Design ArquitecturaHybridARMIPS, start of the top module:
module ArquitecturaHybridARMIPS(input logic clk, reset,
										  output logic [31:0] imem_addr,
										  input logic [31:0] imem_rdata,
										  output logic [31:0] mem_addr,
										  output logic dmem_we,
										  output logic [31:0] dmem_wdata,
										  input logic [31:0] dmem_rdata,
										  output logic pmem_we,
										  output logic [1:0] pmem_wdata,
										  input logic [1:0] pmem_rdata,
										  output logic rf_we,
										  output logic [3:0] rf_waddr,
										  output logic [31:0] rf_wdata);
Size: about 5300 cells after synthesis, ~840 flip-flops, roughly 210 I/O pins, about 50000 sq um of cells after synthesis.
clock: 12.5 ns
lec_check: 0
cap_margin: 20
core_margin: 2
core_utilization: 68
cts_cluster_size: 31
max_routing_layer: met4
slew_margin: 20
run.sh (not shown) runs the stock make flow with config.mk's settings and CLKGATE_MAP_FILE=.
The baseline never finished: it broke off in global routing, error GRT-0232.
==> next run, changes <==
- CORE_UTILIZATION: 68 -> 40
- CTS_CLUSTER_DIAMETER: unset -> 280
- CTS_CLUSTER_SIZE: 31 -> unset
- MAX_ROUTING_LAYER: met4 -> unset
- clock period: 12.5 -> 20.8 ns (I/O delays scaled with it)
Effect: Now the flow finished with timing, DRC and antenna clean; synthesized cell count stays the same; area after synthesis stays the same; die area increases by well over a third.
==> next run, changes <==
- CORE_MARGIN: 2 -> 5
- CTS_CLUSTER_DIAMETER: 280 -> unset
- clock period: 20.8 -> 14.0 ns (I/O delays scaled with it)
Final area stays flat.
Worst setup slack degrades by 4800 ps.
Via count increases by 0.81%.
First-iteration DRC count decreases by 6.8%.
Sequential power increases by 48%.
Critical path depth stays the same.
Combinational power increases by 50%.
Global-route usage decreases by 0.83 points.

ArquitecturaHybridARMIPS again, from the RTL that the note above started with.
clock: 11.9 ns
lec_check: 0
cap_margin: 20
core_margin: 2
core_utilization: 72
cts_cluster_size: 61
max_routing_layer: met4
place_density_lb_addon: 0.01
setup_slack_margin: 3.41
slew_margin: 20
The first run stopped in 5_1_grt.
Next try:
--- a/flow/config.mk
+++ b/flow/config.mk
@@ -7,9 +7,7 @@
 export LEC_CHECK = 0
-export CAP_MARGIN = 20
+export CAP_MARGIN = 0
 export CORE_MARGIN = 2
 export CORE_UTILIZATION = 72
-export CTS_CLUSTER_SIZE = 61
-export MAX_ROUTING_LAYER = met4
-export PLACE_DENSITY_LB_ADDON = 0.01
-export SETUP_SLACK_MARGIN = 3.41
+export PLACE_DENSITY = 0.42
 export SLEW_MARGIN = 20
+export TNS_END_PERCENT = 50
==> flow/constraint.sdc (replaced) <==
create_clock -name core_clock -period 6.49 [get_ports {clk}]
set_input_delay 1.2980 -clock core_clock [delete_from_list [all_inputs] [get_ports {clk}]]
set_output_delay 1.2980 -clock core_clock [all_outputs]
set_load 0.01 [all_outputs]
The changed run aborted during 5_1_grt. Area after synthesis does not change. Synthesized cell count stays the same. Die size does not change.
Next try:
--- a/flow/config.mk
+++ b/flow/config.mk
@@ -7,7 +7,6 @@
 export LEC_CHECK = 0
-export CAP_MARGIN = 0
+export CAP_MARGIN = 20
 export CORE_MARGIN = 2
-export CORE_UTILIZATION = 72
-export PLACE_DENSITY = 0.42
+export CORE_UTILIZATION = 66
+export MAX_ROUTING_LAYER = met4
 export SLEW_MARGIN = 20
-export TNS_END_PERCENT = 50
==> flow/constraint.sdc (replaced) <==
create_clock -name core_clock -period 11.0 [get_ports {clk}]
set_input_delay 2.2000 -clock core_clock [delete_from_list [all_inputs] [get_ports {clk}]]
set_output_delay 2.2000 -clock core_clock [all_outputs]
set_load 0.01 [all_outputs]
The changed run finished but failed the layout checks on negative setup slack.
Die size came out higher by a little under a tenth.
Synthesized area is unchanged.
Synthesized cell count is unchanged.
Next try:
--- a/flow/config.mk
+++ b/flow/config.mk
@@ -9,4 +9,4 @@
 export CORE_MARGIN = 2
-export CORE_UTILIZATION = 66
-export MAX_ROUTING_LAYER = met4
+export CORE_UTILIZATION = 71
+export CTS_CLUSTER_SIZE = 18
 export SLEW_MARGIN = 20
==> flow/constraint.sdc (replaced) <==
create_clock -name core_clock -period 12.5 [get_ports {clk}]
set_input_delay 2.5000 -clock core_clock [delete_from_list [all_inputs] [get_ports {clk}]]
set_output_delay 2.5000 -clock core_clock [all_outputs]
set_load 0.01 [all_outputs]
This time the run did not get past 5_1_grt with GRT-0116; synthesized area is unchanged; die area shrinks by about 7%; synthesized cell count does not change.
Next try:
--- a/flow/config.mk
+++ b/flow/config.mk
@@ -9,4 +9,4 @@
 export CORE_MARGIN = 2
-export CORE_UTILIZATION = 71
-export CTS_CLUSTER_SIZE = 18
+export CORE_UTILIZATION = 58
+export MAX_ROUTING_LAYER = met4
 export SLEW_MARGIN = 20
==> flow/constraint.sdc (replaced) <==
create_clock -name core_clock -period 10.5 [get_ports {clk}]
set_input_delay 2.1000 -clock core_clock [delete_from_list [all_inputs] [get_ports {clk}]]
set_output_delay 2.1000 -clock core_clock [all_outputs]
set_load 0.01 [all_outputs]
- The new run produced a layout that fails on negative setup slack
- die size grows by 22%
- synthesized area stays the same
- synthesized cell count does not change
Next try:
--- a/flow/config.mk
+++ b/flow/config.mk
@@ -9,4 +9,4 @@
 export CORE_MARGIN = 2
-export CORE_UTILIZATION = 58
-export MAX_ROUTING_LAYER = met4
+export CORE_UTILIZATION = 57
+export SETUP_SLACK_MARGIN = 1.91
 export SLEW_MARGIN = 20
==> flow/constraint.sdc (replaced) <==
create_clock -name core_clock -period 7.83 [get_ports {clk}]
set_input_delay 1.5660 -clock core_clock [delete_from_list [all_inputs] [get_ports {clk}]]
set_output_delay 1.5660 -clock core_clock [all_outputs]
set_load 0.01 [all_outputs]
Outcome: The changed run finished but fails on negative setup slack; area after synthesis stays the same; power climbs by about 40%; final area climbs by 3.1%; clock skew drops by 0.0063 ns; flip-flop count stays the same; non-clock buffer count climbs by 141; utilization climbs by 0.80 points; clock power climbs by 30%; routed wire length drops by 1.9%.
Power figures rest on the tool's default switching activity, not on a simulated workload.
